==> inputs of run a <==
==> flow/design.v <==
module ALU (
  input  logic [31:0] A, B,
  input  logic [3:0] ALUOp,
  output logic [31:0] Result,
  output logic Zero, Carry, Overflow, Negative
);
  logic [32:0] tmp;
  always_comb begin
    tmp = 33'd0;
    Carry = 0;
    Overflow = 0;
    case (ALUOp)
      4'b0000: begin  
        tmp = A + B;
        Result = tmp[31:0];
        Carry = tmp[32];
        Overflow = (~A[31] & ~B[31] & Result[31]) | (A[31] & B[31] & ~Result[31]);
      end
      4'b0001: begin  
        tmp = A - B;
        Result = tmp[31:0];
        Carry = tmp[32];
        Overflow = (A[31] & ~B[31] & ~Result[31]) | (~A[31] & B[31] & Result[31]);
      end
      4'b0010: Result = A & B;
      4'b0011: Result = A | B;
      4'b0100: Result = A ^ B;
      4'b0101: Result = ~A;
      4'b0110: Result = ~B;
      4'b0111: Result = A << B[4:0];
      4'b1000: Result = A >> B[4:0];
      4'b1001: Result = $signed(A) >>> B[4:0];
      default: Result = 32'd0;
    endcase
    Zero = (Result == 0);
    Negative = Result[31];
  end
endmodule
module ALUControl(
  input  logic [6:0] funct7,
  input  logic [2:0] funct3,
  input  logic [6:0] opcode,
  output logic [3:0] ALUOp
);
  always_comb begin
    case (opcode)
      7'b0110011: begin  
        case ({funct7, funct3})
          10'b0000000_000: ALUOp = 4'b0000;  
          10'b0100000_000: ALUOp = 4'b0001;  
          10'b0000000_111: ALUOp = 4'b0010;  
          10'b0000000_110: ALUOp = 4'b0011;  
          10'b0000000_100: ALUOp = 4'b0100;  
          10'b0000000_001: ALUOp = 4'b0111;  
          10'b0000000_101: ALUOp = 4'b1000;  
          10'b0100000_101: ALUOp = 4'b1001;  
          default: ALUOp = 4'b1111;
        endcase
      end
      default: ALUOp = 4'b1111;
    endcase
  end
endmodule
module InstructionDecoder(
  input  logic [31:0] instruction,
  output logic [6:0]  opcode,
  output logic [4:0]  rd,
  output logic [2:0]  funct3,
  output logic [4:0]  rs1,
  output logic [4:0]  rs2,
  output logic [6:0]  funct7
);
  assign opcode = instruction[6:0];
  assign rd     = instruction[11:7];
  assign funct3 = instruction[14:12];
  assign rs1    = instruction[19:15];
  assign rs2    = instruction[24:20];
  assign funct7 = instruction[31:25];
endmodule
module ALU_Pipeline(
  input  logic clk, rst,
  input  logic [31:0] A_in, B_in,
  input  logic [31:0] instr_in,
  output logic [31:0] Result_out,
  output logic Zero_out, Carry_out, Overflow_out, Negative_out
);
  logic [31:0] A_reg, B_reg;
  logic [3:0]  ALUOp;
  logic [31:0] instr_reg;
  logic [6:0] opcode, funct7;
  logic [4:0] rd, rs1, rs2;
  logic [2:0] funct3;
  logic [31:0] Result_comb;
  logic Zero_comb, Carry_comb, Overflow_comb, Negative_comb;
  always_ff @(posedge clk or posedge rst) begin
    if (rst) begin
      A_reg <= 0;
      B_reg <= 0;
      instr_reg <= 0;
    end else begin
      A_reg <= A_in;
      B_reg <= B_in;
      instr_reg <= instr_in;
    end
  end
  InstructionDecoder decoder (
    .instruction(instr_reg),
    .opcode(opcode),
    .rd(rd),
    .funct3(funct3),
    .rs1(rs1),
    .rs2(rs2),
    .funct7(funct7)
  );
  ALUControl control (
    .opcode(opcode),
    .funct3(funct3),
    .funct7(funct7),
    .ALUOp(ALUOp)
  );
  ALU alu_inst (
    .A(A_reg),
    .B(B_reg),
    .ALUOp(ALUOp),
    .Result(Result_comb),
    .Zero(Zero_comb),
    .Carry(Carry_comb),
    .Overflow(Overflow_comb),
    .Negative(Negative_comb)
  );
  always_ff @(posedge clk or posedge rst) begin
    if (rst) begin
      Result_out <= 0;
      Zero_out <= 0;
      Carry_out <= 0;
      Overflow_out <= 0;
      Negative_out <= 0;
    end else begin
      Result_out <= Result_comb;
      Zero_out <= Zero_comb;
      Carry_out <= Carry_comb;
      Overflow_out <= Overflow_comb;
      Negative_out <= Negative_comb;
    end
  end
endmodule
==> flow/run.sh <==
#!/bin/bash
# the make line also repeats each setting of config.mk as NAME=value (left out here)
make -C /OpenROAD-flow-scripts/flow DESIGN_CONFIG=/design/flow/config.mk WORK_HOME=/design/flow/orfs CLKGATE_MAP_FILE= finish
==> flow/config.mk <==
export PLATFORM = sky130hd
export DESIGN_NAME = ALU_Pipeline
export DESIGN_NICKNAME = ALU_Pipeline
export VERILOG_FILES = /design/flow/design.v
export SDC_FILE = /design/flow/constraint.sdc
export NUM_CORES = 4
export LEC_CHECK = 0
export ABC_AREA = 1
export CAP_MARGIN = 20
export CORE_ASPECT_RATIO = 0.5
export CORE_MARGIN = 2
export CORE_UTILIZATION = 64
export CTS_CLUSTER_DIAMETER = 400
export CTS_CLUSTER_SIZE = 98
export PLACE_DENSITY = 0.38
export SETUP_SLACK_MARGIN = 0.93
export SLEW_MARGIN = 20
export TNS_END_PERCENT = 10
==> flow/constraint.sdc <==
create_clock -name core_clock -period 3.98 [get_ports {clk}]
set_input_delay 0.7960 -clock core_clock [delete_from_list [all_inputs] [get_ports {clk}]]
set_output_delay 0.7960 -clock core_clock [all_outputs]
set_load 0.01 [all_outputs]
==> run b: changes against run a <==
Settings changed: CELL_PAD_IN_SITES_GLOBAL_PLACEMENT from default to 1, CORE_ASPECT_RATIO 0.5 to 1.19, CORE_UTILIZATION 64 to 50, CTS_CLUSTER_DIAMETER 400 to 332, CTS_CLUSTER_SIZE 98 to 90, PLACE_DENSITY 0.38 to 0.42, SETUP_SLACK_MARGIN 0.93 to default, TNS_END_PERCENT 10 to 5.
==> flow/constraint.sdc (replaced) <==
create_clock -name core_clock -period 7.0 [get_ports {clk}]
set_input_delay 1.4000 -clock core_clock [delete_from_list [all_inputs] [get_ports {clk}]]
set_output_delay 1.4000 -clock core_clock [all_outputs]
set_load 0.01 [all_outputs]
==> summary.txt <==
Outcome -> finished clean
GR Overflow Total -> 0
GR Util met1 -> 57.5%
HPWL after DPL -> 55.4 mm
Met3 global-route usage -> 8.41%
Setup Fix Bufs, Post-CTS -> 0
Die area -> 0.0325 mm^2
PostCTS Resize Cnt -> 0
Pre-CTS setup slack -> 3.00 ns
Core area -> 0.0307 mm^2
Met2 GRT Util -> 66.4%
Source of the figures above: run b

==> summary.txt <==
Pre-CTS setup slack -> 0.555 ns
Stop err -> [ERROR GRT-0232] Routing congestion too high. Check the congestion heatmap in the GUI.
Met3 global-route usage -> 64.5%
Fail Step -> 5_1_grt
HPWL after DPL -> 54.8 mm
Die area -> 0.0256 mm^2
Outcome -> did not finish
Met2 GRT Util -> 88.9%
Source of the figures above: run a



==> job 5797 <==
// ALU_Pipeline: RTL as listed in full above, without the edits since
==> flow/config.mk <==
export PLATFORM = sky130hd
export DESIGN_NAME = ALU_Pipeline
export DESIGN_NICKNAME = ALU_Pipeline
export VERILOG_FILES = /design/flow/design.v
export SDC_FILE = /design/flow/constraint.sdc
export NUM_CORES = 4
export LEC_CHECK = 0
export CAP_MARGIN = 20
export CORE_MARGIN = 6
export CORE_UTILIZATION = 60
export CTS_CLUSTER_DIAMETER = 124
export CTS_CLUSTER_SIZE = 75
export GPL_ROUTABILITY_DRIVEN = 0
export MAX_ROUTING_LAYER = met4
export MIN_ROUTING_LAYER = met1
export PLACE_DENSITY = 0.36
export SLEW_MARGIN = 30
export TNS_END_PERCENT = 15
==> flow/constraint.sdc <==
create_clock -name core_clock -period 8.49 [get_ports {clk}]
set_input_delay 1.6980 -clock core_clock [delete_from_list [all_inputs] [get_ports {clk}]]
set_output_delay 1.6980 -clock core_clock [all_outputs]
set_load 0.01 [all_outputs]
run.sh (not shown) runs the stock make flow with config.mk's settings and CLKGATE_MAP_FILE=.
==> inputs of job 9995, as changes to job 5797 <==
==> flow/config.mk (replaced) <==
export PLATFORM = sky130hd
export DESIGN_NAME = ALU_Pipeline
export DESIGN_NICKNAME = ALU_Pipeline
export VERILOG_FILES = /design/flow/design.v
export SDC_FILE = /design/flow/constraint.sdc
export NUM_CORES = 4
export LEC_CHECK = 0
export CAP_MARGIN = 20
export CORE_MARGIN = 2
export CORE_UTILIZATION = 57
export CTS_CLUSTER_DIAMETER = 400
export CTS_CLUSTER_SIZE = 98
export SLEW_MARGIN = 20
==> flow/constraint.sdc (replaced) <==
create_clock -name core_clock -period 3.98 [get_ports {clk}]
set_input_delay 0.7960 -clock core_clock [delete_from_list [all_inputs] [get_ports {clk}]]
set_output_delay 0.7960 -clock core_clock [all_outputs]
set_load 0.01 [all_outputs]
==> results.ini <==
[timing]
min_period_ns = 6.193
worstMarginPinSlew_ns = 1.042

[setup_path]
path_buffers = 2
critPathSlowestCell = inv_1
worstPathArrival_ns = 6.54
cp_cell_sequence = buf_4 > inv_1 > ha_1 > a21o_1 > a221o_1 > o21ai_1 > o21ai_0 > a21oi_1 > o21ai_0 > a211oi_1 > o32ai_1 > or4_1 > or4_1 > or4_1 > nor4_2

[placed_design]
dp_hpwl_mm = 37.48
dp_slack_ns = 2.401

[pwr]
power_clock_mw = 0.784

[routing]
wire_per_inst_um = 26.61
wl_met1_mm = 19.15
dr.pass1.iters = 9

[global_routing]
grt_usage_pct = 39.19
use_met3_pct = 11.33
antenna_found_initial = 2

[cells_and_area]
fin_util_pct = 69.12

[die]
chipArea_um2 = 26170
num_rows = 54

[outcome]
status = no timing/DRC/antenna violations

Source of the figures above: job 5797

==> results.ini <==
[outcome]
status = finished with violations
so_faults = negative setup slack

[timing]
setup_slack_ns = -0.9534
worstMarginPinSlew_ns = 1.150
setup-violations-final = 1

[global_routing]
use_met3_pct = 26.80
antenna_found_initial = 3

[setup_path]
worstPathArrival_ns = 5.28
cp_cell_sequence = buf_6 > buf_12 > mux2_2 > buf_4 > mux2i_1 > buf_4 > nor2_1 > a21oi_1 > o21ai_0 > o21ai_0 > o2111ai_1 > or4_4 > or4_4 > or4_4 > nor4_4

[pwr]
power_clock_mw = 1.74

[die]
num_rows = 56

[placed_design]
dp_hpwl_mm = 50.11
dp_slack_ns = -0.8577

Source of the figures above: job 9995



==> inputs of exp/umber <==
// ALU_Pipeline: RTL as listed in full above, without the edits since
clock: 3.34 ns
lec_check: 0
abc_area: 0
cap_margin: 20
core_margin: 2
core_utilization: 66
cts_cluster_diameter: 344
cts_cluster_size: 20
setup_slack_margin: -0.2
slew_margin: 20
tns_end_percent: 5
==> inputs of exp/yarrow, as changes to exp/umber <==
Settings changed: ABC_AREA 0 to not set, CORE_UTILIZATION 66 to 45, CTS_CLUSTER_DIAMETER 344 to not set, CTS_CLUSTER_SIZE 20 to not set, SETUP_SLACK_MARGIN -0.2 to not set, TNS_END_PERCENT 5 to not set.
==> flow/constraint.sdc (replaced) <==
create_clock -name core_clock -period 3.98 [get_ports {clk}]
set_input_delay 0.7960 -clock core_clock [delete_from_list [all_inputs] [get_ports {clk}]]
set_output_delay 0.7960 -clock core_clock [all_outputs]
set_load 0.01 [all_outputs]
==> inputs of exp/raven, as changes to exp/umber <==
Settings changed: CORE_UTILIZATION 66 to 61, CTS_CLUSTER_DIAMETER 344 to 124, CTS_CLUSTER_SIZE 20 to 75, GPL_ROUTABILITY_DRIVEN set to 0, MAX_ROUTING_LAYER set to met4, MIN_ROUTING_LAYER set to met1, SETUP_SLACK_MARGIN -0.2 to 0.59, SLEW_MARGIN 20 to 30, TNS_END_PERCENT 5 to not set.
==> inputs of exp/sierra, as changes to exp/umber <==
Settings changed: ABC_AREA 0 to not set, CORE_UTILIZATION 66 to 58, CTS_CLUSTER_DIAMETER 344 to not set, CTS_CLUSTER_SIZE 20 to not set, SETUP_SLACK_MARGIN -0.2 to 0.93, TNS_END_PERCENT 5 to not set.
==> flow/constraint.sdc (replaced) <==
create_clock -name core_clock -period 5.27 [get_ports {clk}]
set_input_delay 1.0540 -clock core_clock [delete_from_list [all_inputs] [get_ports {clk}]]
set_output_delay 1.0540 -clock core_clock [all_outputs]
set_load 0.01 [all_outputs]
==> results <==
exp/yarrow completed, yet does not pass: negative setup slack. exp/raven never finished: it broke off in global routing (5_1_grt). exp/umber aborted during clock tree synthesis (4_1_cts), error DPL-0033. exp/sierra produced a clean layout. In sequential cell count, exp/sierra and exp/yarrow do not differ. In exp/sierra the register-to-register slack is better than in exp/yarrow, by 1.2 ns. Against exp/yarrow, the maximum frequency of exp/sierra is smaller by about 2.4%. Of exp/sierra and exp/yarrow, exp/sierra has the higher first-iteration DRC count (gap 20%, measured against exp/yarrow). Between exp/sierra and exp/yarrow, the lower wire length is in exp/sierra (gap about 13%, measured against exp/yarrow). Against exp/sierra, the hold slack of exp/yarrow is lower by 0.054 ns. In exp/yarrow the non-clock buffer count is higher than in exp/sierra, by 444. Of exp/yarrow and exp/sierra, exp/yarrow has the higher sequential power (gap 30%, measured against exp/sierra).
No activity file was given, so power comes from the tool's default toggle rates.
